==> flow/run.sh <==
#!/bin/bash
# the make line also repeats each setting of config.mk as NAME=value (left out here)
make -C /OpenROAD-flow-scripts/flow DESIGN_CONFIG=/design/flow/config.mk WORK_HOME=/design/flow/orfs CLKGATE_MAP_FILE= finish
==> flow/config.mk <==
export PLATFORM = sky130hd
export DESIGN_NAME = fifo
export DESIGN_NICKNAME = fifo
export VERILOG_FILES = /design/flow/design.v
export SDC_FILE = /design/flow/constraint.sdc
export NUM_CORES = 4
export LEC_CHECK = 0
export CAP_MARGIN = 15
export CELL_PAD_IN_SITES_DETAIL_PLACEMENT = 1
export CELL_PAD_IN_SITES_GLOBAL_PLACEMENT = 3
export CORE_ASPECT_RATIO = 0.52
export CORE_MARGIN = 2
export CORE_UTILIZATION = 40
export CTS_CLUSTER_DIAMETER = 25
export CTS_CLUSTER_SIZE = 94
export GPL_ROUTABILITY_DRIVEN = 0
export GPL_TIMING_DRIVEN = 0
export HOLD_SLACK_MARGIN = 0.28
export MAX_ROUTING_LAYER = met4
export MIN_ROUTING_LAYER = met2
export PLACE_DENSITY_LB_ADDON = 0.07
export SETUP_SLACK_MARGIN = 0.88
export SLEW_MARGIN = 15
export TNS_END_PERCENT = 60
==> flow/constraint.sdc <==
create_clock -name core_clock -period 4.96 [get_ports {clk}]
set_input_delay 0.9920 -clock core_clock [delete_from_list [all_inputs] [get_ports {clk}]]
set_output_delay 0.9920 -clock core_clock [all_outputs]
set_load 0.01 [all_outputs]
==> flow/design.v <==
module fifo#(parameter DEPTH = 16,
             parameter WIDTH = 16)(
  	input logic clk,
  	input logic rst,
  	input logic push_i,
    input logic [WIDTH-1:0] push_data_i,
  	input logic pop_i,
    output logic [WIDTH-1:0] pop_data_i,
    output logic fifo_full,
    output logic fifo_empty);
  localparam addr_bits = $clog2(DEPTH);
  localparam PUSH_ONLY = 2'b10;
  localparam POP_ONLY = 2'b01;
  localparam PUSH_AND_POP = 2'b11;
  logic [DEPTH-1:0][WIDTH-1:0] mem_queue;
  logic [addr_bits:0] rd_ptr, wr_ptr, nxt_rd_ptr, nxt_wr_ptr;
  logic [addr_bits:0] max_index_ptr, min_index_ptr;
  assign max_index_ptr = {1'b1,{addr_bits{1'b0}}};
  assign min_index_ptr = {addr_bits+1{1'b0}};
  assign fifo_full = (rd_ptr[addr_bits] != wr_ptr[addr_bits] ) && (rd_ptr[addr_bits-1:0] == wr_ptr[addr_bits-1:0] );
  assign fifo_empty = (rd_ptr == wr_ptr);
  assign nxt_rd_ptr = rd_ptr + {{addr_bits{1'b0}},1'b1};
  assign nxt_wr_ptr = wr_ptr + {{addr_bits{1'b0}},1'b1};
  always@(posedge clk) begin
    if (rst) begin
      rd_ptr <= {addr_bits+1{1'b0}};
      wr_ptr <= {addr_bits+1{1'b0}};
    end
    else begin
      case({push_i,pop_i})
        PUSH_ONLY: begin
          mem_queue[wr_ptr[addr_bits-1:0]] <= push_data_i;          
		  wr_ptr <= nxt_wr_ptr;
        end
        POP_ONLY: begin 
          pop_data_i <= mem_queue[rd_ptr[addr_bits-1:0]];
          rd_ptr <= nxt_rd_ptr;
        end
        PUSH_AND_POP: begin
          mem_queue[wr_ptr[addr_bits-1:0]] <= push_data_i;
          pop_data_i <= mem_queue[rd_ptr[addr_bits-1:0]];
          wr_ptr <= nxt_wr_ptr;
          rd_ptr <= nxt_rd_ptr;
        end
      endcase
    end
  end
endmodule
==> results_slide.txt, run 1 <==
Synthesis and Place & Route Summary

Detailed routing
  – # DRC: 0
  – First drt pass iteration count: 6
  – Antenna Cells: 0
  – Via count: 10283
  – Final wirelength: about 38000 um
  – Via density: 7.21
  – Final ANT Viol Nets: 0
  – WL/cell: 26.8 um
  – Initial drt markers: 1060

Synth
  – Yosys top cell by instances: edfxtp_1
  – Post-Syn Area: 14100 um^2
  – Synth warnings: 1
  – Async S/R FF share, synth: 0%
  – Comb area leader: multiplexers
  – Yosys adder share: 0.356%
  – Synth area leader: edfxtp_1
  – Post-synthesis register bit count: about 280
  – Mean cell area of the mapped netlist: around 18 um^2
  – Post-synth EDFFs: 272
  – Synthesized Nets: 822
  – Top cells by instance count after synthesis: edfxtp_1 (272), mux2_2 (246), mux4_2 (64)
  – Xor/xnor share: 0.926%
  – Area share, top type: 58.1%
  – Tally of unique sky130hd cells used after synthesis: 40
  – Synthesis area per yosys: 14100 um^2
  – Ys cells: 798
  – Dominant register cell: edfxtp_1
  – Simple-Gate Area Share: around 3%
  – Post-synth seq share: 59.5%
  – Top cells, area: edfxtp_1 (58%), mux2_2 (20%), mux4_2 (10%)
  – Synth Instances: 798
  – MUX area fraction: a little under a third
  – Ao+oa area frac: 2.19%

Power
  – Sw Pwr: 0.00184 W
  – Comb pwr: 0.000655 W
  – Clock network fraction of total power: between 50% and 60%
  – Reg power frac: a little over a third
  – Sw Share: 23.8%
  – Internal power: about 0.0059 W
  – Power Density: between 400 and 500 nW/um^2
  – Leak: 5.96 nW
  – Seq power: 0.00279 W
  – Combinational share of power: 8.5%
  – Top Consumer: clock
  – Worst vdd ir: between 0.0002 and 0.0003 V
  – Clock Power: 0.00427 W

Critical path
  – Crit-path cells: buf_1 -> xnor2_1 -> nand4_1 -> nor2b_1 -> clkdlybuf4s50_1
  – Setup crit end: fifo_full
  – Worst stage delay on the critical path: ~900 ps
  – R2R Path Start: rd_ptr[1]
  – Worst path required time: 3970 ps
  – Crit path max-delay family: buffers and inverters
  – FF-to-FF End: pop_data_i[1]
  – Crit Path Max Fanout: 10
  – CP Depth: 5
  – Kind of critical path: reg -> out
  – Worst R2R Path Depth: 5
  – Crit path max-delay cell type: buf_1
  – Reg2reg setup slack: 1430 ps
  – Setup crit start kind: flip-flop
  – CP Launch Point: rd_ptr[1]
  – CP endpoint kind: output port
  – Buf/Inv on CP: 2
  – Critical path arrival: between 2000 and 3000 ps

CTS
  – Clk latency late pin: 580 ps
  – CTS Buf Count: about 67
  – Sink Count: 282
  – Post-CTS Setup Bufs: 0
  – H-tree depth: 3
  – Clock-pin slew on the worst setup and hold paths: 50 ps
  – CTS tree: done
  – Clk buf depth: 3
  – Resized cells post-CTS: 1
  – CTS Hold Buffers Added: 0
  – Clock Tree Root: clkbuf_16

Final timing
  – Hold Fails Final Rpt: 0
  – Fmax: 254 MHz
  – # setup viols final: 0
  – Measured slew at the worst slew-check pin: 1160 ps
  – Final Cycle Share: 79.3%
  – Hold WS: approximately 540 ps
  – Post-layout min period: 3930 ps
  – Slew Limit Fails: 0
  – Setup Skew: 17.1 ps
  – Rel. slew slack: 22.8%
  – RSZ-0062 raised after global routing: false
  – Final setup margin: 1030 ps

Die
  – FP Core Util: 40.6%
  – Die Width: 264 um
  – Die y size: 139 um
  – Io pins: 38
  – Chip area: 36700 um^2
  – Rows: ~49
  – Core Box Area: 34600 um^2

Hold path
  – Hold Path Class: reg -> reg
  – Hold Path Stages: 2
  – Hold path start: wr_ptr[4]
  – Hold path endpoint: wr_ptr[4]

GRT
  – Antenna violations before repair: 0
  – Gr ovfl total: 0
  – Largest net degree at the start of global routing: 32
  – Vias in the first global route: 12885
  – Total Routing Usage GR: 33.7%
  – Global-route wire length before repair: 57400 um

Finish
  – Nets@finish: 938
  – Finished Core Util: between 50% and 60%
  – Layout area overhead: 24.2%
  – Filler cells: around 3200

Outcome
  – Status: timing/DRC/antenna clean

Flow run
  – Maxcap violations: 0
  – Tool warnings: 28

Placed design
  – DP Worst Slack: 1480 ps
  – Hpwl dp: 25600 um
  – PortBufs: 35
==> area by class of cell <==
class | instances | area (um^2) | share of cell area (%)
sequential | 282 | 8370 | 47.9
multi-input combinational | 443 | 5300 | 30.4
clock buffer | 81 | 1770 | 10.2
timing repair buffer | 47 | 638 | 3.66
tap | 459 | 574 | 3.29
buffer | 69 | 393 | 2.25
clock inverter | 41 | 387 | 2.22
inverter | 4 | 20.0 | 0.115
==> routing by layer <==
layer  routed length (um)  track usage, %  up-vias
met5                    0               -        -
met4                 1220            6.67        0
met3                19200            52.7      136
met2                17800            31.3     3163
met1                    0               -     3532
li1                     -               -     3452
==> per-stage QoR <==
| step | cells | total power [W] | cell area [um^2] | setup TNS (ps) |
|---|---|---|---|---|
| 5_1_grt | 1426 | 0.00794 | 17500 | 0 |
| 6_report | 1426 | 0.00771 | 17500 | 0 |
| 3_5_place_dp | 1304 | 0.00346 | 15300 | 0 |
| 4_1_cts | 1426 | 0.00769 | 17400 | 0 |
| 3_3_place_gp | 1292 | 0.00341 | 15000 | -517450 |
| 2_1_floorplan | 798 | 0.00322 | 14100 | -107070 |
==> run 2: changes to the inputs <==
Settings changed: ABC_AREA set to 1, CAP_MARGIN 15 to 0, CELL_PAD_IN_SITES_DETAIL_PLACEMENT 1 to 0, CELL_PAD_IN_SITES_GLOBAL_PLACEMENT 3 to 1, CORE_ASPECT_RATIO 0.52 to 1.52, CORE_MARGIN 2 to 3, CORE_UTILIZATION 40 to 41, CTS_CLUSTER_DIAMETER 25 to 142, CTS_CLUSTER_SIZE 94 to 16, HOLD_SLACK_MARGIN 0.28 to 0.16, MAX_ROUTING_LAYER met4 to unset, MIN_ROUTING_LAYER met2 to met1, PLACE_DENSITY_LB_ADDON 0.07 to 0.01, SETUP_SLACK_MARGIN 0.88 to 0.67, SLEW_MARGIN 15 to 20, TNS_END_PERCENT 60 to 70.
Clock period 4.96 ns to 4.38 ns, I/O delays scaled along.
==> results_slide.txt, run 2 <==
Synthesis and Place & Route Summary

Die
  – Die Width: 163 um (-38%)
  – Die y size: 244 um (+75%)
  – Core Box Area: 36600 um^2 (+5.8%)
  – FP Core Util: 41.8% (+1.2 points)
  – Chip area: 39700 um^2 (+8.1%)
  – Io pins: 38 (unchanged)
  – Rows: 86 (+76%)

Power
  – Internal power: 0.00425 W (-28%)
  – Clock Power: 0.00191 W (-55%)
  – Top Consumer: sequential cells
  – Seq power: 0.00315 W (+13%)
  – Reg power frac: 50.2% (+14 points)
  – Leak: 6.62 nW (+11%)
  – Total power: 0.00627 W (-19%)
  – Sw Pwr: 0.00202 W (+10%)
  – Clock network fraction of total power: 30.5% (-25 points)
  – Comb pwr: 0.00121 W (+85%)
  – Worst vdd ir: 0.000320 V (+17%)
  – Sw Share: 32.2% (+8.4 points)
  – Combinational share of power: 19.3% (+11 points)
  – Power Density: 356 nW/um^2 (-19%)

Synth
  – Post-synthesis register bit count: 282 (unchanged)
  – Synth Instances: 1775 (+120%)
  – Mean cell area of the mapped netlist: 8.62 um^2 (-51%)
  – Yosys adder share: 0.327% (-0.029 points)
  – Simple-Gate Area Share: 32.0% (+29 points)
  – Post-synth seq share: 54.7% (-4.8 points)
  – Async S/R FF share, synth: 0% (unchanged)
  – Top cells, area: edfxtp_1 (53%), nand2_1 (13%), nand4_1 (9.5%)
  – MUX area fraction: 0% (-31 points)
  – Synthesis area per yosys: 15300 um^2 (+8.8%)
  – Post-synth EDFFs: 272 (unchanged)
  – Dominant register cell: edfxtp_1
  – Top cells by instance count after synthesis: nand2_1 (528), edfxtp_1 (272), nor2_1 (237)
  – Synth area leader: edfxtp_1
  – Yosys top cell by instances: nand2_1
  – Post-Syn Area: 15300 um^2 (+8.8%)
  – Ao+oa area frac: 8.01% (+5.8 points)
  – Comb area leader: simple AND/OR/NAND/NOR gates
  – Area share, top type: 53.4% (-4.7 points)
  – Tally of unique sky130hd cells used after synthesis: 31 (-23%)
  – Ys cells: 1775 (+120%)
  – Synthesized Nets: 1799 (+120%)
  – Synth warnings: 1 (unchanged)
  – Xor/xnor share: 0.466% (-0.46 points)

Final timing
  – # setup viols final: 0 (unchanged)
  – Post-layout min period: 3680 ps
  – Rel. slew slack: 31.5% (+8.7 points)
  – Sum Neg Setup Slack: 0 ps (unchanged)
  – Setup Skew: 21.9 ps (+4.82 ps)
  – Fmax: 272 MHz
  – Slew Limit Fails: 0 (unchanged)
  – Measured slew at the worst slew-check pin: 1030 ps (-131 ps)
  – Final Cycle Share: 84.0% (+4.7 points)
  – RSZ-0062 raised after global routing: true
  – Hold WS: 517 ps (-21.3 ps)
  – Hold Fails Final Rpt: 0 (unchanged)

Hold path
  – Hold path endpoint: wr_ptr[4]
  – Hold path start: wr_ptr[4]
  – Hold Path Stages: 1 (-1)
  – Hold Path Class: reg -> reg

Finish
  – Filler cells: 3668 (+13%)
  – Layout area overhead: 15.0%
  – FF/Latch Area: 8370 um^2 (unchanged)
  – Gate Area: 6330 um^2 (+19%)
  – Nets@finish: 1895 (+100%)
  – Post-Layout Inst Area: 17600 um^2 (+0.80%)

CTS
  – Clk buf depth: 3 (unchanged)
  – H-tree depth: 1 (-2)
  – Clock-pin slew on the worst setup and hold paths: 80 ps (+30 ps)
  – CTS Buf Count: 21 (-69%)
  – Clock Tree Root: clkbuf_16
  – CTS Hold Buffers Added: 0 (unchanged)
  – CTS tree: done
  – Clk latency late pin: 560 ps (-20 ps)
  – Post-CTS Setup Bufs: 0 (unchanged)
  – Sink Count: 282 (unchanged)

GRT
  – Largest net degree at the start of global routing: 27 (-16%)
  – Antenna violations before repair: 0 (unchanged)
  – Vias in the first global route: 13860 (+7.6%)
  – Global-route wire length before repair: 97800 um (+70%)
  – Total Routing Usage GR: 34.3% (+0.67 points)
  – Gr ovfl total: 0 (unchanged)

Critical path
  – Crit Path Max Fanout: 10 (unchanged)
  – Buf/Inv on CP: 3 (+1)
  – Worst path required time: 3500 ps (-470 ps)
  – Crit path max-delay family: buffers and inverters
  – Critical path arrival: 2800 ps (-140 ps)
  – FF-to-FF End: mem_queue[171]
  – Crit-path cells: clkbuf_2 -> clkbuf_4 -> xnor2_1 -> nand4_1 -> nor2_1 -> clkdlybuf4s50_1
  – Worst stage delay on the critical path: 580 ps (-300 ps)
  – Setup crit start kind: flip-flop
  – CP endpoint kind: output port
  – CP Depth: 6 (+1)
  – R2R Path Start: wr_ptr[0]
  – CP Launch Point: rd_ptr[1]
  – Kind of critical path: reg -> out
  – Worst R2R Path Depth: 9 (+4)
  – Crit path max-delay cell type: dfxtp_1
  – Setup crit end: fifo_empty
  – Reg2reg setup slack: 820 ps (-610 ps)

Detailed routing
  – Initial drt markers: 1674 (+58%)
  – First drt pass iteration count: 7 (+1)
  – WL/cell: 29.3 um (+9.3%)
  – Via density: 6.12 (-15%)
  – Via count: 14468 (+41%)
  – Final ANT Viol Nets: 0 (unchanged)
  – # DRC: 0 (unchanged)
  – Final wirelength: 69300 um (+81%)

Outcome
  – Status: timing/DRC/antenna clean

Placed design
  – Hpwl dp: 52400 um (+100%)
  – PortBufs: 36 (+2.9%)
  – Placed cell area: 17000 um^2 (+11%)

Flow run
  – Tool warnings: 29 (+3.6%)
  – Maxcap violations: 0 (unchanged)
-- run 2: stage by stage --
step | cells | util (%) | worst slack, ps
6_report | 2363 | 48.1 | 699
5_1_grt | 2362 | 48.1 | 660
4_1_cts | 2362 | 48.1 | 746
3_5_place_dp | 2332 | 46.5 | 448
3_3_place_gp | 2295 | 44.5 | -3500
2_1_floorplan | 1775 | - | -826
-- run 2: routing by layer --
layer	GRT usage, %	part of all wire, %	up-vias
met2	55.0	46	790
met1	40.9	36	6917
met4	27.5	10	0
met3	4.93	7.5	257
met5	0	0	-
li1	-	-	6504
-- run 2: layout make-up --
| class | instances | area share (%) |
|---|---|---|
| antenna | 1 | 0.0142 |
| buffer | 156 | 3.73 |
| clock buffer | 28 | 3.14 |
| clock inverter | 2 | 0.0996 |
| inverter | 17 | 0.363 |
| multi-input combinational | 1320 | 36.0 |
| sequential | 282 | 47.6 |
| tap | 484 | 3.44 |
| timing repair buffer | 73 | 5.65 |
-- run 2: what timing repair did --
item | CTS | global route
gates resized | 8 | 4
endpoints found under the setup margin | 63 | 45
cloned | 0 | 0
==> run 3: changes to the inputs <==
Settings changed: CAP_MARGIN 0 to 20, CELL_PAD_IN_SITES_DETAIL_PLACEMENT 0 to unset, CELL_PAD_IN_SITES_GLOBAL_PLACEMENT 1 to 0, CORE_ASPECT_RATIO 1.52 to unset, CORE_MARGIN 3 to 2, CORE_UTILIZATION 41 to 72, CTS_CLUSTER_DIAMETER 142 to 234, CTS_CLUSTER_SIZE 16 to unset, GPL_TIMING_DRIVEN 0 to 1, PLACE_DENSITY_LB_ADDON 0.01 to 0.27, SETUP_SLACK_MARGIN 0.67 to 0.79, TNS_END_PERCENT 70 to unset.
Clock period 4.38 ns to 2.99 ns, I/O delays scaled along.
==> results_slide.txt, run 3 <==
Synthesis and Place & Route Summary

Outcome
  – Status: timing/DRC/antenna clean

Synth
  – Synth area leader: edfxtp_1
  – Async S/R FF share, synth: 0% (unchanged)
  – Tally of unique sky130hd cells used after synthesis: 31 (unchanged)
  – Post-synth seq share: 54.7% (unchanged)
  – Simple-Gate Area Share: 32.0% (unchanged)
  – MUX area fraction: 0% (unchanged)
  – Synth warnings: 1 (unchanged)
  – Synth Instances: 1775 (unchanged)
  – Yosys adder share: 0.327% (unchanged)
  – Yosys top cell by instances: nand2_1
  – Ao+oa area frac: 8.01% (unchanged)
  – Xor/xnor share: 0.466% (unchanged)
  – Area share, top type: 53.4% (unchanged)
  – Ys cells: 1775 (unchanged)
  – Comb area leader: simple AND/OR/NAND/NOR gates
  – Post-Syn Area: 15300 um^2 (unchanged)
  – Dominant register cell: edfxtp_1
  – Synthesis area per yosys: 15300 um^2 (unchanged)
  – Synthesized Nets: 1799 (unchanged)
  – Post-synth EDFFs: 272 (unchanged)
  – Top cells, area: edfxtp_1 (53%), nand2_1 (13%), nand4_1 (9.5%)
  – Mean cell area of the mapped netlist: 8.62 um^2 (unchanged)
  – Post-synthesis register bit count: 282 (unchanged)
  – Top cells by instance count after synthesis: nand2_1 (528), edfxtp_1 (272), nor2_1 (237)

Critical path
  – Setup crit end: mem_queue[179]
  – Worst path required time: 3300 ps (-200 ps)
  – Reg2reg setup slack: 590 ps (-230 ps)
  – Crit path max-delay cell type: dfxtp_4
  – Crit-path cells: inv_1 -> ha_4 -> a21oi_4 -> nand3_2 -> nor2_4 -> nand3_1 -> buf_4 -> nand2_1 -> nand2_1
  – Most frequent CP cell: nand2_1
  – Crit path max-delay family: simple AND/OR/NAND/NOR gates
  – Buf/Inv on CP: 2 (-1)
  – Crit Path Max Fanout: 8 (-2)
  – CP Depth: 9 (+3)
  – Kind of critical path: reg -> reg
  – Critical path arrival: 2720 ps (-80 ps)
  – CP Launch Point: wr_ptr[1]
  – CP endpoint kind: flip-flop
  – Setup crit start kind: flip-flop
  – R2R Path Start: wr_ptr[1]
  – Worst stage delay on the critical path: 420 ps (-160 ps)
  – FF-to-FF End: mem_queue[179]
  – Worst R2R Path Depth: 9 (unchanged)

Final timing
  – Fmax: 416 MHz
  – Rel. slew slack: 44.6% (+13 points)
  – Hold Fails Final Rpt: 0 (unchanged)
  – Hold WS: 538 ps (+21.5 ps)
  – Slew Limit Fails: 0 (unchanged)
  – Final Cycle Share: 80.3% (-3.7 points)
  – Setup Skew: 16.1 ps (-5.86 ps)
  – RSZ-0062 raised after global routing: true
  – Measured slew at the worst slew-check pin: 832 ps (-195 ps)
  – Post-layout min period: about 2400 ps
  – # setup viols final: 0 (unchanged)

GRT
  – Largest net degree at the start of global routing: 133 (+390%)
  – Global-route wire length before repair: 79700 um (-19%)
  – Vias in the first global route: 14261 (+2.9%)
  – Antenna violations before repair: 3 (+3)
  – Total Routing Usage GR: 46.6% (+12 points)
  – Gr ovfl total: 0 (unchanged)

Die
  – Core Box Area: 21000 um^2 (-43%)
  – Die Width: 150 um (-7.9%)
  – Io pins: 38 (unchanged)
  – Die y size: 150 um (-39%)
  – FP Core Util: 73.0% (+31 points)
  – Chip area: 22400 um^2 (-44%)
  – Rows: 53 (-38%)

Hold path
  – Hold path endpoint: rd_ptr[4]
  – Hold path start: rd_ptr[4]
  – Hold Path Class: reg -> reg
  – Hold Path Stages: 1 (unchanged)

CTS
  – Clk buf depth: 3 (unchanged)
  – Clk latency late pin: 570 ps (about the same)
  – Clock-pin slew on the worst setup and hold paths: 70 ps (about the same)
  – Sink Count: 282 (unchanged)
  – CTS Buf Count: 30 (+43%)
  – CTS tree: done
  – Clock Tree Root: clkbuf_16
  – H-tree depth: 1 (unchanged)

Placed design
  – PortBufs: 37 (+2.8%)
  – Hpwl dp: 28000 um (-47%)

Detailed routing
  – # DRC: 0 (unchanged)
  – WL/cell: 28.1 um (-4.2%)
  – Via density: 7.77 (+27%)
  – First drt pass iteration count: 15 (+8)
  – Final wirelength: 58000 um (-16%)
  – Final ANT Viol Nets: 0 (unchanged)
  – Initial drt markers: 4161 (+150%)
  – Via count: 16046 (+11%)

Power
  – Worst vdd ir: 0.000541 V (+69%)
  – Reg power frac: 46.3% (-3.9 points)
  – Clock network fraction of total power: 35.8% (+5.3 points)
  – Top Consumer: sequential cells
  – Sw Share: 30.5% (-1.8 points)
  – Power Density: 568 nW/um^2 (+59%)
  – Total power: 0.0100 W (+59%)
  – Seq power: 0.00463 W (+47%)
  – Internal power: 0.00695 W (+64%)
  – Leak: 6.80 nW (+2.7%)
  – Clock Power: 0.00358 W (+87%)
  – Combinational share of power: 17.9% (-1.4 points)
  – Sw Pwr: 0.00305 W (+51%)
  – Comb pwr: 0.00179 W (+48%)

Finish
  – Layout area overhead: 15.1% (about the same)
  – Filler cells: 1084 (-70%)
  – FF/Latch Area: 8390 um^2 (+0.24%)
  – Gate Area: 6680 um^2 (+5.5%)
  – Nets@finish: 1789 (-5.6%)

Flow run
  – Maxcap violations: 0 (unchanged)
  – Tool warnings: 33 (+14%)
run 3: cell type report:
class                      instances  area share, %
multi-input combinational       1322           37.9
tap                              275           1.95
antenna                            3         0.0426
clock buffer                      40           4.78
inverter                          17          0.462
sequential                       282           47.6
clock inverter                    14          0.391
timing repair buffer             112           6.80
run 3: through the flow:
step	std cells	instance area [um^2]	TNS (ps)	utilization (%)	setup slack [ps]
finish	2065	17600	0	84.0	588
detailed placement	1979	16000	0	76.3	457
floorplan	1775	15400	-496040	-	-1940
CTS	2046	17200	0	82.2	689
global route	2062	17600	0	84.0	475
global placement	1979	16000	0	76.3	531
run 3: repair_timing:
item / in CTS / in global routing
gates resized: 61 / 50
setup buffers: 11 / 13
gates cloned: 2 / 3
pin swaps: 6 / 7
hold buffers: 0 / 0
setup endpoints to repair: 258 / 263
run 3: metal layers:
metal,track usage (%),part of all wire [%],vias up
li1,-,-,6312
met4,27.8,10,4
met5,0,0.083,-
met1,61.0,30,7083
met2,66.6,41,2036
met3,17.5,19,611
==> run 4: changes to the inputs <==
Settings changed: ABC_AREA 1 to unset, CAP_MARGIN 20 to 15, CELL_PAD_IN_SITES_GLOBAL_PLACEMENT 0 to 3, CORE_ASPECT_RATIO set to 0.52, CORE_UTILIZATION 72 to 40, CTS_CLUSTER_DIAMETER 234 to 361, GPL_TIMING_DRIVEN 1 to unset, HOLD_SLACK_MARGIN 0.16 to unset, MIN_ROUTING_LAYER met1 to unset, PLACE_DENSITY_LB_ADDON 0.27 to 0.07, SETUP_SLACK_MARGIN 0.79 to 0.47, SLEW_MARGIN 20 to 40.
Clock period 2.99 ns to 4.96 ns, I/O delays scaled along.
==> results_slide.txt, run 4 <==
Synthesis and Place & Route Summary

Outcome
  – Status: timing/DRC/antenna clean

GRT
  – Total Routing Usage GR: 18.7% (-28 points)
  – Global-route wire length before repair: 50800 um (-36%)
  – Gr ovfl total: 0 (unchanged)
  – Largest net degree at the start of global routing: 109 (-18%)
  – Vias in the first global route: 7695 (-46%)
  – Antenna violations before repair: 2 (-1)

Critical path
  – Worst stage delay on the critical path: 760 ps (+340 ps)
  – Crit Path Max Fanout: 36 (+28)
  – Critical path arrival: 2330 ps (-390 ps)
  – Setup crit end: fifo_full
  – Setup crit start kind: flip-flop
  – CP endpoint kind: output port
  – Crit path max-delay family: flip-flops
  – R2R Path Start: wr_ptr[0]
  – Crit path max-delay cell type: dfxtp_4
  – Reg2reg setup slack: 1760 ps (+1170 ps)
  – FF-to-FF End: mem_queue[193]
  – Worst R2R Path Depth: 6 (-3)
  – CP Depth: 4 (-5)
  – Worst path required time: 3970 ps (+670 ps)
  – Kind of critical path: reg -> out
  – CP Launch Point: rd_ptr[1]
  – Buf/Inv on CP: 1 (-1)
  – Crit-path cells: xnor2_1 -> nand4_1 -> nor2b_1 -> clkdlybuf4s50_1

Placed design
  – PortBufs: 37 (unchanged)
  – Placed cell area: 14800 um^2 (-7.6%)
  – DP Worst Slack: 1670 ps (+1210 ps)
  – Hpwl dp: 20600 um (-26%)

Synth
  – Post-Syn Area: 14100 um^2 (-8.1%)
  – Top cells by instance count after synthesis: edfxtp_1 (272), mux2_2 (246), mux4_2 (64)
  – Synth Instances: 798 (-55%)
  – Synth area leader: edfxtp_1
  – Synthesis area per yosys: 14100 um^2 (-8.1%)
  – Area share, top type: 58.1% (+4.7 points)
  – Simple-Gate Area Share: 2.99% (-29 points)
  – Post-synth EDFFs: 272 (unchanged)
  – Xor/xnor share: 0.926% (+0.46 points)
  – Comb area leader: multiplexers
  – Yosys top cell by instances: edfxtp_1
  – Synth warnings: 1 (unchanged)
  – Post-synth seq share: 59.5% (+4.8 points)
  – Top cells, area: edfxtp_1 (58%), mux2_2 (20%), mux4_2 (10%)
  – Dominant register cell: edfxtp_1
  – Yosys adder share: 0.356% (+0.029 points)
  – Ys cells: 798 (-55%)
  – Post-synthesis register bit count: 282 (unchanged)
  – MUX area fraction: 31.2% (+31 points)
  – Synthesized Nets: 822 (-54%)
  – Async S/R FF share, synth: 0% (unchanged)
  – Mean cell area of the mapped netlist: 17.6 um^2 (+100%)
  – Tally of unique sky130hd cells used after synthesis: 40 (+29%)
  – Ao+oa area frac: 2.19% (-5.8 points)

Detailed routing
  – Met1 Wirelength: 17300 um (+0.97%)
  – WL/cell: 26.6 um (-5.2%)
  – DR WL met3: 1590 um (-86%)
  – Via count: 7397 (-54%)
  – Met2 wire length: 14500 um (-39%)
  – Initial drt markers: 609 (-85%)
  – First drt pass iteration count: 4 (-11)
  – Final ANT Viol Nets: 0 (unchanged)
  – Top Layer Used: met5
  – # DRC: 0 (unchanged)
  – Final wirelength: 34200 um (-41%)
  – Via density: 5.76 (-26%)
  – Antenna Cells: 0 (-3)

CTS
  – H-tree depth: 1 (unchanged)
  – Sink Count: 282 (unchanged)
  – Resized cells post-CTS: 0 (-100%)
  – Clk latency late pin: 560 ps (about the same)
  – CTS Buf Count: 28 (-6.7%)
  – Clock-pin slew on the worst setup and hold paths: 70 ps (about the same)
  – CTS tree: done
  – Clock Tree Root: clkbuf_16
  – Clk buf depth: 3 (unchanged)
  – Post-CTS Setup Bufs: 0 (-11)
  – CTS Hold Buffers Added: 0 (unchanged)

Power
  – Total power: 0.00538 W (-46%)
  – Seq power: 0.00280 W (-40%)
  – Clock network fraction of total power: 38.4% (+2.6 points)
  – Reg power frac: 52.0% (+5.7 points)
  – Clock Power: 0.00207 W (-42%)
  – Combinational share of power: 9.6% (-8.3 points)
  – Comb pwr: 0.000515 W (-71%)
  – Sw Share: 23.2% (-7.3 points)
  – Worst vdd ir: 0.000258 V (-52%)
  – Internal power: 0.00413 W (-41%)
  – Leak: 5.09 nW (-25%)
  – Sw Pwr: 0.00125 W (-59%)
  – Top Consumer: sequential cells
  – Power Density: 344 nW/um^2 (-39%)

Finish
  – Gate Area: 5330 um^2 (-20%)
  – Nets@finish: 828 (-54%)
  – Filler cells: 2947 (+170%)
  – Post-Layout Inst Area: 15600 um^2 (-11%)
  – FF/Latch Area: 8380 um^2 (-0.15%)
  – Layout area overhead: 11.3%

Hold path
  – Hold Path Class: reg -> reg
  – Hold path start: rd_ptr[4]
  – Hold Path Stages: 2 (+1)
  – Hold path endpoint: rd_ptr[4]

Final timing
  – Final Cycle Share: 66.9% (-13 points)
  – RSZ-0062 raised after global routing: false
  – Hold Fails Final Rpt: 0 (unchanged)
  – Fmax: 301 MHz
  – # setup viols final: 0 (unchanged)
  – Setup Skew: 19.0 ps (+2.96 ps)
  – Rel. slew slack: 45.9% (+1.4 points)
  – Slew Limit Fails: 0 (unchanged)
  – Post-layout min period: 3320 ps
  – Sum Neg Setup Slack: 0 ps (unchanged)
  – Final setup margin: 1640 ps (+1050 ps)
  – Measured slew at the worst slew-check pin: 808 ps (-23.4 ps)

Die
  – FP Core Util: 40.6% (-32 points)
  – Io pins: 38 (unchanged)
  – Core Box Area: 34600 um^2 (+65%)
  – Rows: 49 (-7.5%)
  – Die Width: 264 um (+76%)
  – Chip area: 36700 um^2 (+64%)
  – Die y size: 139 um (-7.1%)

Flow run
  – Tool warnings: 30 (-9.1%)
  – Maxcap violations: 0 (unchanged)
-- run 4: stage by stage --
| stage | util, % | instances | hold slack (ps) |
|---|---|---|---|
| after floorplan | - | 798 | 498 |
| after global placement | 42.6 | 1233 | 520 |
| after detailed placement | 42.7 | 1233 | 524 |
| after CTS | 45.2 | 1284 | 541 |
| after global routing | 45.2 | 1284 | 570 |
| final | 45.2 | 1284 | 546 |
-- run 4: routing by layer --
metal / global-route usage [%] / vias up
li1: - / 3225
met1: 29.2 / 3952
met2: 26.9 / 168
met3: 3.27 / 50
met4: 4.46 / 2
met5: 0 / -
-- run 4: area by class of cell --
type	instances	area share, %
tap	459	3.67
multi-input combinational	443	34.1
timing repair buffer	45	2.99
clock inverter	21	1.10
clock buffer	30	4.53
inverter	4	0.128
sequential	282	53.5
==> run 5: changes to the inputs <==
Settings changed: CAP_MARGIN 15 to 20, CELL_PAD_IN_SITES_GLOBAL_PLACEMENT 3 to unset, CORE_ASPECT_RATIO 0.52 to unset, CORE_UTILIZATION 40 to 72, CTS_CLUSTER_DIAMETER 361 to unset, CTS_CLUSTER_SIZE set to 30, GPL_ROUTABILITY_DRIVEN 0 to unset, HOLD_SLACK_MARGIN set to 0.29, PLACE_DENSITY_LB_ADDON 0.07 to 0.2, SETUP_SLACK_MARGIN 0.47 to 0.56, SLEW_MARGIN 40 to 20.
Clock period 4.96 ns to 1.94 ns, I/O delays scaled along.
==> results_slide.txt, run 5 <==
Synthesis and Place & Route Summary

Outcome
  – Status: complete, but fails checks
  – Failing Checks: negative setup slack

Synth
  – Yosys adder share: 0.356% (unchanged)
  – Ao+oa area frac: 2.19% (unchanged)
  – Comb area leader: multiplexers
  – Yosys top cell by instances: edfxtp_1
  – Post-Syn Area: 14100 um^2 (unchanged)
  – Synth area leader: edfxtp_1
  – Post-synth seq share: 59.5% (unchanged)
  – Post-synthesis register bit count: 282 (unchanged)
  – Synthesized Nets: 822 (unchanged)
  – Ys cells: 798 (unchanged)
  – Synth Instances: 798 (unchanged)
  – Area share, top type: 58.1% (unchanged)
  – Post-synth EDFFs: 272 (unchanged)
  – Mean cell area of the mapped netlist: 17.6 um^2 (unchanged)
  – Top cells by instance count after synthesis: edfxtp_1 (272), mux2_2 (246), mux4_2 (64)
  – Dominant register cell: edfxtp_1
  – Async S/R FF share, synth: 0% (unchanged)
  – Synth warnings: 1 (unchanged)
  – Top cells, area: edfxtp_1 (58%), mux2_2 (20%), mux4_2 (10%)
  – Synthesis area per yosys: 14100 um^2 (unchanged)
  – Simple-Gate Area Share: 2.99% (unchanged)
  – Xor/xnor share: 0.926% (unchanged)
  – MUX area fraction: 31.2% (unchanged)
  – Tally of unique sky130hd cells used after synthesis: 40 (unchanged)

Critical path
  – Setup crit start kind: flip-flop
  – FF-to-FF End: mem_queue[98]
  – R2R Path Start: wr_ptr[1]
  – Setup crit end: mem_queue[98]
  – CP endpoint kind: flip-flop
  – Crit Path Max Fanout: 8 (-78%)
  – Crit path max-delay family: AND-OR/OR-AND gates
  – Critical path arrival: 2610 ps (+280 ps)
  – CP Launch Point: wr_ptr[1]
  – Worst path required time: 2250 ps (-1720 ps)
  – Crit path max-delay cell type: a2111oi_4
  – Worst stage delay on the critical path: 410 ps (-350 ps)
  – Buf/Inv on CP: 3 (+2)
  – CP Depth: 7 (+3)
  – Reg2reg setup slack: -360 ps (-2120 ps)
  – Worst R2R Path Depth: 7 (+1)
  – Kind of critical path: reg -> reg
  – Crit-path cells: inv_4 -> ha_4 -> inv_4 -> a2111oi_4 -> and2_4 -> buf_12 -> mux2_4
  – Most frequent CP cell: inv_4

Flow run
  – Maxcap violations: 0 (unchanged)
  – Tool warnings: 32 (+6.7%)

Power
  – Worst vdd ir: 0.000817 V (+220%)
  – Comb pwr: 0.00225 W (+340%)
  – Combinational share of power: 14.7% (+5.1 points)
  – Reg power frac: 46.8% (-5.2 points)
  – Internal power: 0.0115 W (+180%)
  – Clock Power: 0.00592 W (+190%)
  – Leak: 6.43 nW (+26%)
  – Sw Pwr: 0.00382 W (+210%)
  – Seq power: 0.00718 W (+160%)
  – Sw Share: 24.9% (+1.7 points)
  – Clock network fraction of total power: 38.6% (+0.2 points)
  – Power Density: 854 nW/um^2 (+150%)
  – Top Consumer: sequential cells

Hold path
  – Hold path endpoint: mem_queue[197]
  – Hold Path Stages: 1 (-1)
  – Hold path start: mem_queue[197]
  – Hold Path Class: reg -> reg

Die
  – Die Width: 144 um (-46%)
  – Io pins: 38 (unchanged)
  – Rows: 51 (+4.1%)
  – Chip area: 20700 um^2 (-44%)
  – FP Core Util: 72.7% (+32 points)
  – Core Box Area: 19300 um^2 (-44%)
  – Die y size: 144 um (+3.3%)

Detailed routing
  – Final wirelength: 50200 um (+47%)
  – Final ANT Viol Nets: 0 (unchanged)
  – Via density: 7.89 (+37%)
  – Via count: 9641 (+30%)
  – # DRC: 0 (unchanged)
  – First drt pass iteration count: 5 (+1)
  – Initial drt markers: 1386 (+130%)
  – WL/cell: 41.1 um (+54%)

CTS
  – Sink Count: 282 (unchanged)
  – CTS tree: done
  – Clock-pin slew on the worst setup and hold paths: 70 ps (about the same)
  – Clock Tree Root: clkbuf_16
  – Clk buf depth: 3 (unchanged)
  – CTS Hold Buffers Added: 0 (unchanged)
  – Clk latency late pin: 570 ps (about the same)
  – CTS Buf Count: 28 (unchanged)
  – H-tree depth: 1 (unchanged)

Finish
  – Layout area overhead: 27.9%
  – Nets@finish: 957 (+16%)
  – Post-Layout Cell Count: 1222 (-4.8%)

Final timing
  – Slew Limit Fails: 0 (unchanged)
  – Measured slew at the worst slew-check pin: 743 ps (-65.9 ps)
  – RSZ-0062 raised after global routing: true
  – Rel. slew slack: 50.3% (+4.4 points)
  – Setup Skew: 14.8 ps (-4.21 ps)
  – # setup viols final: 266 (+266)
  – Fmax: 434 MHz
  – Final Cycle Share: 119% (+52 points)
  – Sum Neg Setup Slack: -68720 ps (-68720 ps)
  – Final setup margin: -364 ps (-2010 ps)
  – Hold Fails Final Rpt: 0 (unchanged)
  – Post-layout min period: 2300 ps

GRT
  – Total Routing Usage GR: 43.4% (+25 points)
  – Gr ovfl total: 0 (unchanged)
  – Vias in the first global route: 9369 (+22%)
  – Global-route wire length before repair: 63400 um (+25%)
  – Antenna violations before repair: 1 (-1)
  – Largest net degree at the start of global routing: 27 (-75%)

Placed design
  – Hpwl dp: 21400 um (+4.0%)
  – PortBufs: 37 (unchanged)
  – Routability cong.: 0.864
  – DP Worst Slack: -296 ps (-1970 ps)
  – Placed insts: 1126 (-8.7%)
run 5: layout make-up:
type                            count  area, um^2
Tap cell                          265         332
Inverter                            4        27.5
Timing Repair Buffer              173        2270
Fill cell                         476        1360
Sequential cell                   282        8380
Clock buffer                       35         748
Antenna cell                        2        5.00
Clock inverter                     17         203
Multi-Input combinational cell    444        6010
run 5: layer usage:
metal | track usage (%) | wire length (um) | share of wire (%)
met5 | 0 | 0 | 0
met2 | 71.0 | 23500 | 47
met1 | 53.4 | 15200 | 30
met3 | 9.26 | 6680 | 13
met4 | 26.5 | 4880 | 9.7
run 5: through the flow:
step	hold WS, ps	total power [W]	utilization [%]	area [um^2]
after global routing	599	0.0155	93.0	18000
final	579	0.0153	93.0	18000
after floorplan	498	0.00840	-	14700
after CTS	555	0.0148	91.5	17700
after global placement	514	0.00884	82.7	16000
after detailed placement	539	0.00894	82.7	16000
run 5: repair_timing:
item                                    4_1_cts  5_1_grt
endpoints found under the setup margin      290      305
endpoints found under the hold margin         0        0
setup buffers                                20        8
gates resized                               150       24
pin swaps                                    39       24
cloned                                       10        4
==> run 6: changes to the inputs <==
Settings changed: CTS_CLUSTER_DIAMETER set to 28, CTS_CLUSTER_SIZE 30 to 32, HOLD_SLACK_MARGIN 0.29 to unset, PLACE_DENSITY_LB_ADDON 0.2 to 0.12, SETUP_SLACK_MARGIN 0.56 to 0.54.
Clock period 1.94 ns to 1.9 ns, I/O delays scaled along.
==> results_slide.txt, run 6 <==
Flow Results at a Glance

Die
  – Io pins: 38 (unchanged)
  – Core Box Area: 19300 um^2 (unchanged)
  – Rows: 51 (unchanged)
  – Chip area: 20700 um^2 (unchanged)
  – FP Core Util: 72.7% (unchanged)
  – Die y size: 144 um (unchanged)
  – Die Width: 144 um (unchanged)

Synth
  – Simple-Gate Area Share: 2.99% (unchanged)
  – Post-synthesis register bit count: 282 (unchanged)
  – Synthesized Nets: 822 (unchanged)
  – Xor/xnor share: 0.926% (unchanged)
  – Dominant register cell: edfxtp_1
  – Post-Syn Area: 14100 um^2 (unchanged)
  – Post-synth EDFFs: 272 (unchanged)
  – Synth area leader: edfxtp_1
  – MUX area fraction: 31.2% (unchanged)
  – Yosys adder share: 0.356% (unchanged)
  – Mean cell area of the mapped netlist: 17.6 um^2 (unchanged)
  – Yosys top cell by instances: edfxtp_1
  – Synth warnings: 1 (unchanged)
  – Synth Instances: 798 (unchanged)
  – Tally of unique sky130hd cells used after synthesis: 40 (unchanged)
  – Post-synth seq share: 59.5% (unchanged)
  – Top cells by instance count after synthesis: edfxtp_1 (272), mux2_2 (246), mux4_2 (64)
  – Top cells, area: edfxtp_1 (58%), mux2_2 (20%), mux4_2 (10%)
  – Area share, top type: 58.1% (unchanged)
  – Ys cells: 798 (unchanged)
  – Synthesis area per yosys: 14100 um^2 (unchanged)
  – Ao+oa area frac: 2.19% (unchanged)
  – Comb area leader: multiplexers
  – Async S/R FF share, synth: 0% (unchanged)

Placed design
  – Placed cell area: 15900 um^2 (-0.25%)
  – Routability cong.: 0.851 (-1.6%)
  – Hpwl dp: 20900 um (-2.5%)
  – Placed insts: 1134 (+0.71%)
  – PortBufs: 37 (unchanged)

Outcome
  – Last step reached: clock tree synthesis
  – Run Error: [ERROR DPL-0033] detailed placement checks failed during check placement.
  – Status: did not finish
-- run 6: per-stage QoR --
stage	setup TNS [ps]	hold WS [ps]	utilization, %	setup slack (ps)	power [W]
2_1_floorplan	-792650	498	-	-2870	0.00858
3_3_place_gp	-47000	516	82.5	-275	0.00904
3_5_place_dp	-62780	557	82.5	-374	0.00914
==> run 7: changes to the inputs <==
Settings changed: CAP_MARGIN 20 to 40, CELL_PAD_IN_SITES_GLOBAL_PLACEMENT set to 0, CTS_CLUSTER_DIAMETER 28 to unset, CTS_CLUSTER_SIZE 32 to unset, GPL_ROUTABILITY_DRIVEN set to 0, GPL_TIMING_DRIVEN set to 1, HOLD_SLACK_MARGIN set to 0.16, MIN_ROUTING_LAYER set to met1, PLACE_DENSITY_LB_ADDON 0.12 to 0.27, SETUP_SLACK_MARGIN 0.54 to 0.34.
Clock period 1.9 ns to 2.92 ns, I/O delays scaled along.
==> results_slide.txt, run 7 <==
Synthesis and Place & Route Summary

Detailed routing
  – Via count: 7805
  – Final ANT Viol Nets: 0
  – Via density: ~7.0
  – Final wirelength: slightly above 30000 um
  – # DRC: 0
  – Initial drt markers: 743
  – First drt pass iteration count: 4
  – WL/cell: between 20 and 30 um

Synth
  – Post-Syn Area: 14100 um^2 (unchanged)
  – Synthesized Nets: 822 (unchanged)
  – Area share, top type: 58.1% (unchanged)
  – Dominant register cell: edfxtp_1
  – Comb area leader: multiplexers
  – Synth Instances: 798 (unchanged)
  – Ao+oa area frac: 2.19% (unchanged)
  – Synth warnings: 1 (unchanged)
  – Mean cell area of the mapped netlist: 17.6 um^2 (unchanged)
  – Synth area leader: edfxtp_1
  – Post-synthesis register bit count: 282 (unchanged)
  – Xor/xnor share: 0.926% (unchanged)
  – Top cells, area: edfxtp_1 (58%), mux2_2 (20%), mux4_2 (10%)
  – Top cells by instance count after synthesis: edfxtp_1 (272), mux2_2 (246), mux4_2 (64)
  – Post-synth EDFFs: 272 (unchanged)
  – Tally of unique sky130hd cells used after synthesis: 40 (unchanged)
  – Ys cells: 798 (unchanged)
  – Simple-Gate Area Share: 2.99% (unchanged)
  – Synthesis area per yosys: 14100 um^2 (unchanged)
  – Async S/R FF share, synth: 0% (unchanged)
  – MUX area fraction: 31.2% (unchanged)
  – Yosys adder share: 0.356% (unchanged)
  – Post-synth seq share: 59.5% (unchanged)
  – Yosys top cell by instances: edfxtp_1

Critical path
  – Worst R2R Path Depth: 7
  – Crit Path Max Fanout: 11
  – Crit path max-delay family: simple AND/OR/NAND/NOR gates
  – Critical path arrival: 2880 ps
  – FF-to-FF End: mem_queue[78]
  – Setup crit end: mem_queue[78]
  – Crit path max-delay cell type: a2111oi_4
  – Crit-path cells: inv_1 -> ha_2 -> nand2b_4 -> a2111oi_4 -> nand3_2 -> buf_12 -> mux2_2
  – Buf/Inv on CP: 2
  – Worst stage delay on the critical path: 490 ps
  – Setup crit start kind: flip-flop
  – Worst path required time: 3200 ps
  – CP Depth: 7
  – Kind of critical path: reg -> reg
  – CP endpoint kind: flip-flop
  – Reg2reg setup slack: 330 ps
  – CP Launch Point: wr_ptr[1]
  – R2R Path Start: wr_ptr[1]

Power
  – Clock Power: 0.00349 W
  – Sw Pwr: approximately 0.0021 W
  – Worst vdd ir: around 0.00052 V
  – Internal power: 0.00710 W
  – Combinational share of power: approximately a tenth
  – Leak: 5.29 nW
  – Comb pwr: 0.000936 W
  – Seq power: 0.00473 W
  – Clock network fraction of total power: 38.2%
  – Total power: 0.00916 W
  – Sw Share: 22.4%
  – Top Consumer: sequential cells
  – Reg power frac: 51.6%
  – Power Density: about 580 nW/um^2

CTS
  – Clock Tree Root: clkbuf_16
  – Sink Count: 282
  – Clock-pin slew on the worst setup and hold paths: 60 ps
  – Clk buf depth: 3
  – H-tree depth: 1
  – CTS Buf Count: 29
  – CTS Hold Buffers Added: 0
  – Clk latency late pin: 550 ps
  – CTS tree: done

Final timing
  – Sum Neg Setup Slack: 0 ps
  – RSZ-0062 raised after global routing: true
  – Post-layout min period: 2590 ps
  – Rel. slew slack: 53.7%
  – Hold WS: 537 ps
  – # setup viols final: 0
  – Measured slew at the worst slew-check pin: a little under 700 ps
  – Setup Skew: 15.7 ps
  – Fmax: 386 MHz
  – Final Cycle Share: 88.8%
  – Slew Limit Fails: 0
  – Final setup margin: 327 ps
  – Hold Fails Final Rpt: 0

Placed design
  – DP Worst Slack: 102 ps (+476 ps)
  – Hpwl dp: 18200 um (-13%)
  – PortBufs: 37 (unchanged)

GRT
  – Global-route wire length before repair: 47200 um
  – Total Routing Usage GR: 31.1%
  – GR Util met3: 5.63%
  – Met1 usage: a little over two fifths
  – Gr ovfl total: 0
  – Antenna violations before repair: 1
  – GRT met2 Usage: 50.9%
  – Largest net degree at the start of global routing: 121
  – Busiest metal layer after global routing: met2
  – Vias in the first global route: 8033

Outcome
  – Status: timing/DRC/antenna clean

Die
  – Rows: 51 (unchanged)
  – Die Width: 144 um (unchanged)
  – Io pins: 38 (unchanged)
  – Die y size: 144 um (unchanged)
  – FP Core Util: 72.7% (unchanged)
  – Core Box Area: 19300 um^2 (unchanged)
  – Chip area: 20700 um^2 (unchanged)

Hold path
  – Hold path start: wr_ptr[4]
  – Hold Path Class: reg -> reg
  – Hold Path Stages: 2
  – Hold path endpoint: wr_ptr[4]

Finish
  – Finished Core Util: 81.3%
  – Nets@finish: 856
  – Layout area overhead: 11.8%
  – Filler cells: 956

Flow run
  – Maxcap violations: 0
  – Tool warnings: 32
-- run 7: per-layer routing --
metal / wire length, um / up-vias
met5: 0 / -
met4: 958 / 0
met3: 2510 / 69
met2: 15600 / 391
met1: 12000 / 4058
li1: - / 3287
-- run 7: per-stage QoR --
step                std cells  area, um^2
global route             1121       15700
detailed placement       1064       14700
floorplan                 798       14100
global placement         1064       14700
finish                   1121       15700
CTS                      1119       15700
-- run 7: what timing repair did --
| item | in CTS | in global routing |
|---|---|---|
| gates cloned | 0 | 0 |
| endpoints found under the setup margin | 188 | 110 |
| pin swaps | 2 | 1 |
| gates resized | 13 | 7 |
| setup buffers | 1 | 1 |
| endpoints found under the hold margin | 0 | 0 |
-- run 7: layout make-up --
cell class / instances / area [um^2] / share of cell area, %
sequential: 282 / 8380 / 53.3
timing repair buffer: 72 / 753 / 4.79
antenna: 1 / 2.50 / 0.0159
clock buffer: 36 / 752 / 4.79
tap: 265 / 332 / 2.11
clock inverter: 18 / 139 / 0.884
inverter: 4 / 20.0 / 0.127
multi-input combinational: 443 / 5340 / 34.0
==> run 8: changes to the inputs <==
Settings changed: CAP_MARGIN 40 to 20, CELL_PAD_IN_SITES_GLOBAL_PLACEMENT 0 to unset, CTS_CLUSTER_DIAMETER set to 25, CTS_CLUSTER_SIZE set to 37, GPL_ROUTABILITY_DRIVEN 0 to unset, GPL_TIMING_DRIVEN 1 to unset, HOLD_SLACK_MARGIN 0.16 to unset, MIN_ROUTING_LAYER met1 to unset, PLACE_DENSITY set to 0.37, PLACE_DENSITY_LB_ADDON 0.27 to unset, SETUP_SLACK_MARGIN 0.34 to unset.
Clock period 2.92 ns to 3.79 ns, I/O delays scaled along.
==> results_slide.txt, run 8 <==
Synthesis and Place & Route Summary

Synth
  – MUX area fraction: 31.2% (unchanged)
  – Post-synthesis register bit count: 282 (unchanged)
  – Post-synth EDFFs: 272 (unchanged)
  – Ao+oa area frac: 2.19% (unchanged)
  – Comb area leader: multiplexers
  – Tally of unique sky130hd cells used after synthesis: 40 (unchanged)
  – Post-Syn Area: 14100 um^2 (unchanged)
  – Synthesized Nets: 822 (unchanged)
  – Dominant register cell: edfxtp_1
  – Ys cells: 798 (unchanged)
  – Synthesis area per yosys: 14100 um^2 (unchanged)
  – Synth Instances: 798 (unchanged)
  – Yosys top cell by instances: edfxtp_1
  – Area share, top type: 58.1% (unchanged)
  – Async S/R FF share, synth: 0% (unchanged)
  – Synth area leader: edfxtp_1
  – Top cells, area: edfxtp_1 (58%), mux2_2 (20%), mux4_2 (10%)
  – Top cells by instance count after synthesis: edfxtp_1 (272), mux2_2 (246), mux4_2 (64)
  – Post-synth seq share: 59.5% (unchanged)
  – Simple-Gate Area Share: 2.99% (unchanged)
  – Synth warnings: 1 (unchanged)
  – Yosys adder share: 0.356% (unchanged)
  – Mean cell area of the mapped netlist: 17.6 um^2 (unchanged)
  – Xor/xnor share: 0.926% (unchanged)

Final timing
  – Final Cycle Share: 85.2% (-3.6 points)
  – Final setup margin: 562 ps (+234 ps)
  – Setup Skew: 17.6 ps (+1.85 ps)
  – RSZ-0062 raised after global routing: false
  – # setup viols final: 0 (unchanged)
  – Fmax: 310 MHz (-20%)
  – Slew Limit Fails: 0 (unchanged)
  – Rel. slew slack: 25.6% (-28 points)
  – Hold WS: 545 ps (+8.47 ps)
  – Post-layout min period: 3230 ps (+636 ps)
  – Hold Fails Final Rpt: 0 (unchanged)
  – Measured slew at the worst slew-check pin: 1120 ps (+422 ps)

CTS
  – Clk latency late pin: 550 ps (about the same)
  – Clock Tree Root: clkbuf_16
  – Clock-pin slew on the worst setup and hold paths: 40 ps (-20 ps)
  – CTS Buf Count: 70 (+140%)
  – CTS tree: done
  – Sink Count: 282 (unchanged)
  – Resized cells post-CTS: 0 (-13)
  – Clk buf depth: 3 (unchanged)
  – H-tree depth: 3 (+2)
  – Post-CTS Setup Bufs: 0 (-1)
  – CTS Hold Buffers Added: 0 (unchanged)

Critical path
  – Setup crit start kind: flip-flop
  – Reg2reg setup slack: 560 ps (+230 ps)
  – Buf/Inv on CP: 1 (-1)
  – R2R Path Start: wr_ptr[0]
  – Critical path arrival: 3510 ps (+630 ps)
  – Crit path max-delay family: simple AND/OR/NAND/NOR gates
  – Crit Path Max Fanout: 16 (+5)
  – Crit path max-delay cell type: dfxtp_1
  – CP Launch Point: wr_ptr[0]
  – CP endpoint kind: flip-flop
  – CP Depth: 6 (-1)
  – Setup crit end: mem_queue[201]
  – FF-to-FF End: mem_queue[201]
  – Crit-path cells: inv_6 -> ha_1 -> xnor2_2 -> nor2b_1 -> nand2_2 -> mux2_2
  – Worst stage delay on the critical path: 670 ps (+180 ps)
  – Worst path required time: 4080 ps (+880 ps)
  – Worst R2R Path Depth: 6 (-1)
  – Kind of critical path: reg -> reg

Detailed routing
  – Met2 wire length: 16300 um (+4.6%)
  – DR WL met3: 2560 um (+2.2%)
  – Via count: 8061 (+3.3%)
  – Initial drt markers: 785 (+5.7%)
  – WL/cell: 28.1 um (+1.6%)
  – Final wirelength: 32900 um (+6.2%)
  – Top Layer Used: met4
  – Via density: 6.88 (-1.1%)
  – Met1 Wirelength: 13000 um (+8.7%)
  – # DRC: 0 (unchanged)
  – First drt pass iteration count: 5 (+1)
  – Final ANT Viol Nets: 0 (unchanged)

Power
  – Clock Power: 0.00539 W (+54%)
  – Sw Share: 22.0% (-0.46 points)
  – Internal power: 0.00762 W (+7.3%)
  – Sw Pwr: 0.00215 W (+4.5%)
  – Seq power: 0.00367 W (-22%)
  – Top Consumer: clock
  – Clock network fraction of total power: 55.2% (+17 points)
  – Leak: 5.76 nW (+8.8%)
  – Total power: 0.00977 W (+6.7%)
  – Comb pwr: 0.000706 W (-25%)
  – Reg power frac: 37.6% (-14 points)
  – Combinational share of power: 7.2% (-3.0 points)
  – Worst vdd ir: 0.000404 V (-23%)
  – Power Density: 583 nW/um^2 (about the same)

Die
  – Die y size: 144 um (unchanged)
  – Chip area: 20700 um^2 (unchanged)
  – Die Width: 144 um (unchanged)
  – Rows: 51 (unchanged)
  – Io pins: 38 (unchanged)
  – Core Box Area: 19300 um^2 (unchanged)
  – FP Core Util: 72.7% (unchanged)

GRT
  – Largest net degree at the start of global routing: 92 (-24%)
  – Gr ovfl total: 0 (unchanged)
  – Vias in the first global route: 8460 (+5.3%)
  – Total Routing Usage GR: 33.1% (+1.9 points)
  – Global-route wire length before repair: 49600 um (+5.1%)
  – Antenna violations before repair: 1 (unchanged)

Finish
  – Nets@finish: 883 (+3.2%)
  – Layout area overhead: 19.2%
  – Post-Layout Inst Area: 16800 um^2 (+6.7%)
  – Filler cells: 861 (-9.9%)
  – Post-Layout Cell Count: 1171 (+4.5%)

Placed design
  – Hpwl dp: 17600 um (-3.4%)
  – PortBufs: 37 (unchanged)
  – Routability cong.: between 0.7 and 0.8
  – Placed insts: 1052 (-1.1%)
  – DP Worst Slack: 719 ps (+618 ps)
  – Placed cell area: 14600 um^2 (-0.95%)

Hold path
  – Hold Path Stages: 2 (unchanged)
  – Hold path endpoint: wr_ptr[4]
  – Hold path start: wr_ptr[4]
  – Hold Path Class: reg -> reg

Flow run
  – Maxcap violations: 0 (unchanged)
  – Tool warnings: 30 (-6.3%)

Outcome
  – Status: timing/DRC/antenna clean
[run 8: metrics by stage]
step           util (%)  setup TNS, ps
2_1_floorplan         -        -346680
3_3_place_gp       75.5              0
3_5_place_dp       75.5              0
4_1_cts            86.6              0
5_1_grt            86.7              0
6_report           86.7              0
[run 8: area by class of cell]
cell class / count / area (um^2) / share of cell area (%)
inverter: 4 / 20.0 / 0.119
multi-input combinational: 443 / 5300 / 31.6
clock inverter: 35 / 350 / 2.09
sequential: 282 / 8370 / 50.0
antenna: 1 / 2.50 / 0.0149
clock buffer: 83 / 1800 / 10.7
tap: 265 / 332 / 1.98
timing repair buffer: 58 / 578 / 3.45
[run 8: routing by layer]
metal	global-route usage (%)	vias to the layer above
li1	-	3358
met1	44.3	4174
met2	52.8	449
met3	7.50	80
met4	14.6	0
met5	0	-
==> run 9: changes to the inputs <==
Settings changed: ABC_AREA set to 1, CTS_CLUSTER_DIAMETER 25 to 82, CTS_CLUSTER_SIZE 37 to unset, PLACE_DENSITY 0.37 to unset.
Clock period 3.79 ns to 2.71 ns, I/O delays scaled along.
==> results_slide.txt, run 9 <==
Synthesis and Place & Route Summary

Final timing
  – Final Cycle Share: 96.5% (+11 points)
  – Slew Limit Fails: 0 (unchanged)
  – Rel. slew slack: 31.3% (+5.7 points)
  – Hold WS: 532 ps (-13.3 ps)
  – Fmax: between 300 and 400 MHz
  – Measured slew at the worst slew-check pin: 1030 ps (-89.5 ps)
  – Setup Skew: 10.7 ps (-6.90 ps)
  – # setup viols final: 0 (unchanged)
  – Hold Fails Final Rpt: 0 (unchanged)
  – Post-layout min period: 2610 ps

Synth
  – Yosys adder share: 0.327% (-0.029 points)
  – Top cells by instance count after synthesis: nand2_1 (528), edfxtp_1 (272), nor2_1 (237)
  – Async S/R FF share, synth: 0% (unchanged)
  – Simple-Gate Area Share: 32.0% (+29 points)
  – Post-synthesis register bit count: 282 (unchanged)
  – Synthesized Nets: 1799 (+120%)
  – Synth Instances: 1775 (+120%)
  – Post-synth seq share: 54.7% (-4.8 points)
  – Synthesis area per yosys: 15300 um^2 (+8.8%)
  – Synth warnings: 1 (unchanged)
  – Area share, top type: 53.4% (-4.7 points)
  – Ys cells: 1775 (+120%)
  – MUX area fraction: 0% (-31 points)
  – Synth area leader: edfxtp_1
  – Xor/xnor share: 0.466% (-0.46 points)
  – Yosys top cell by instances: nand2_1
  – Post-synth EDFFs: 272 (unchanged)
  – Top cells, area: edfxtp_1 (53%), nand2_1 (13%), nand4_1 (9.5%)
  – Tally of unique sky130hd cells used after synthesis: 31 (-23%)
  – Mean cell area of the mapped netlist: 8.62 um^2 (-51%)
  – Dominant register cell: edfxtp_1
  – Comb area leader: simple AND/OR/NAND/NOR gates
  – Post-Syn Area: 15300 um^2 (+8.8%)
  – Ao+oa area frac: 8.01% (+5.8 points)

Power
  – Total power: 0.0109 W (+11%)
  – Combinational share of power: 15.8% (+8.6 points)
  – Clock network fraction of total power: 37.2% (-18 points)
  – Worst vdd ir: 0.000591 V (+46%)
  – Sw Share: 28.5% (+6.5 points)
  – Sw Pwr: 0.00309 W (+44%)
  – Reg power frac: 47.0% (+9.4 points)
  – Power Density: 630 nW/um^2 (+8.1%)
  – Top Consumer: sequential cells
  – Internal power: 0.00777 W (+1.9%)
  – Leak: 6.76 nW (+17%)
  – Seq power: 0.00510 W (+39%)
  – Clock Power: 0.00404 W (-25%)
  – Comb pwr: 0.00172 W (+140%)

GRT
  – Gr ovfl total: 0 (unchanged)
  – Antenna violations before repair: 1 (unchanged)
  – Total Routing Usage GR: 45.4% (+12 points)
  – Global-route wire length before repair: 77900 um (+57%)
  – Largest net degree at the start of global routing: 114 (+24%)
  – Vias in the first global route: 13928 (+65%)

Die
  – Die Width: 150 um (+4.2%)
  – Die y size: 150 um (+4.2%)
  – Core Box Area: 21000 um^2 (+8.4%)
  – Rows: 53 (+3.9%)
  – Chip area: 22400 um^2 (+8.6%)
  – Io pins: 38 (unchanged)
  – FP Core Util: 73.0% (+0.31 points)

Finish
  – Post-Layout Inst Area: 17200 um^2 (+2.7%)
  – Layout area overhead: 12.5%
  – Nets@finish: 1803 (+100%)
  – Post-Layout Cell Count: 2075 (+77%)
  – Finished Core Util: 82.2% (-4.5 points)

Critical path
  – Worst stage delay on the critical path: 550 ps (-120 ps)
  – Crit path max-delay cell type: clkdlybuf4s50_1
  – Crit Path Max Fanout: 24 (+8)
  – Crit path max-delay family: buffers and inverters
  – CP Depth: 4 (-2)
  – FF-to-FF End: mem_queue[227]
  – Buf/Inv on CP: 1 (unchanged)
  – Worst path required time: 2170 ps (-1910 ps)
  – Kind of critical path: reg -> out
  – Crit-path cells: xnor2_1 -> nand4_1 -> nor2_1 -> clkdlybuf4s50_1
  – CP Launch Point: rd_ptr[0]
  – Worst R2R Path Depth: 8 (+2)
  – CP endpoint kind: output port
  – Critical path arrival: 2070 ps (-1440 ps)
  – R2R Path Start: wr_ptr[0]
  – Reg2reg setup slack: 150 ps (-410 ps)
  – Setup crit end: fifo_empty
  – Setup crit start kind: flip-flop

Flow run
  – Tool warnings: 32 (+6.7%)
  – Maxcap violations: 0 (unchanged)

Hold path
  – Hold Path Class: reg -> reg
  – Hold Path Stages: 1 (-1)
  – Hold path start: rd_ptr[4]
  – Hold path endpoint: rd_ptr[4]

Placed design
  – PortBufs: 37 (unchanged)
  – Placed insts: 2022 (+92%)
  – Routability cong.: 0.924 (+20%)
  – Placed cell area: 16300 um^2 (+11%)
  – Hpwl dp: 30500 um (+73%)

CTS
  – Sink Count: 282 (unchanged)
  – Clock-pin slew on the worst setup and hold paths: 60 ps (+20 ps)
  – Clk buf depth: 3 (unchanged)
  – CTS tree: done
  – Clock Tree Root: clkbuf_16
  – CTS Buf Count: 29 (-59%)
  – H-tree depth: 1 (-2)
  – Clk latency late pin: 560 ps (about the same)

Detailed routing
  – Via count: 14656 (+82%)
  – Initial drt markers: 2180 (+180%)
  – Final wirelength: 50400 um (+53%)
  – WL/cell: 24.3 um (-14%)
  – Final ANT Viol Nets: 0 (unchanged)
  – # DRC: 0 (unchanged)
  – Via density: 7.06 (+2.6%)
  – Antenna Cells: 0 (-1)
  – First drt pass iteration count: 6 (+1)

Outcome
  – Status: timing/DRC/antenna clean
-- run 9: layer usage --
layer | wire length, um | vias to the layer above | share of wire, % | track usage (%)
met3 | 8620 | 239 | 17 | 15.6
met5 | 11 | - | 0.022 | 0
met4 | 2610 | 2 | 5.2 | 21.7
li1 | - | 6334 | - | -
met2 | 22000 | 1373 | 44 | 66.4
met1 | 17200 | 6708 | 34 | 61.2
-- run 9: cell type report --
| type | instances | area, um^2 |
|---|---|---|
| inverters | 17 | 68.8 |
| well taps | 275 | 344 |
| multi-input cells | 1320 | 6280 |
| fillers | 1341 | 3740 |
| clock buffers | 42 | 805 |
| clock inverters | 10 | 125 |
| flip-flops and latches | 282 | 8380 |
| repair buffers | 129 | 1220 |
-- run 9: through the flow --
step	worst slack (ps)	setup TNS [ps]
after CTS	78.5	0
after global routing	-1.72	-1.72
after detailed placement	258	0
final	95.7	0
after global placement	322	0
after floorplan	-2160	-553380
-- run 9: timing repair --
item / in CTS / in global routing
resized: 0 / 1
setup buffers: 0 / 1
setup endpoints to repair: 0 / 2
hold buffers: 0 / 0
hold endpoints to repair: 0 / 0
Power and IR drop assume default switching activity.
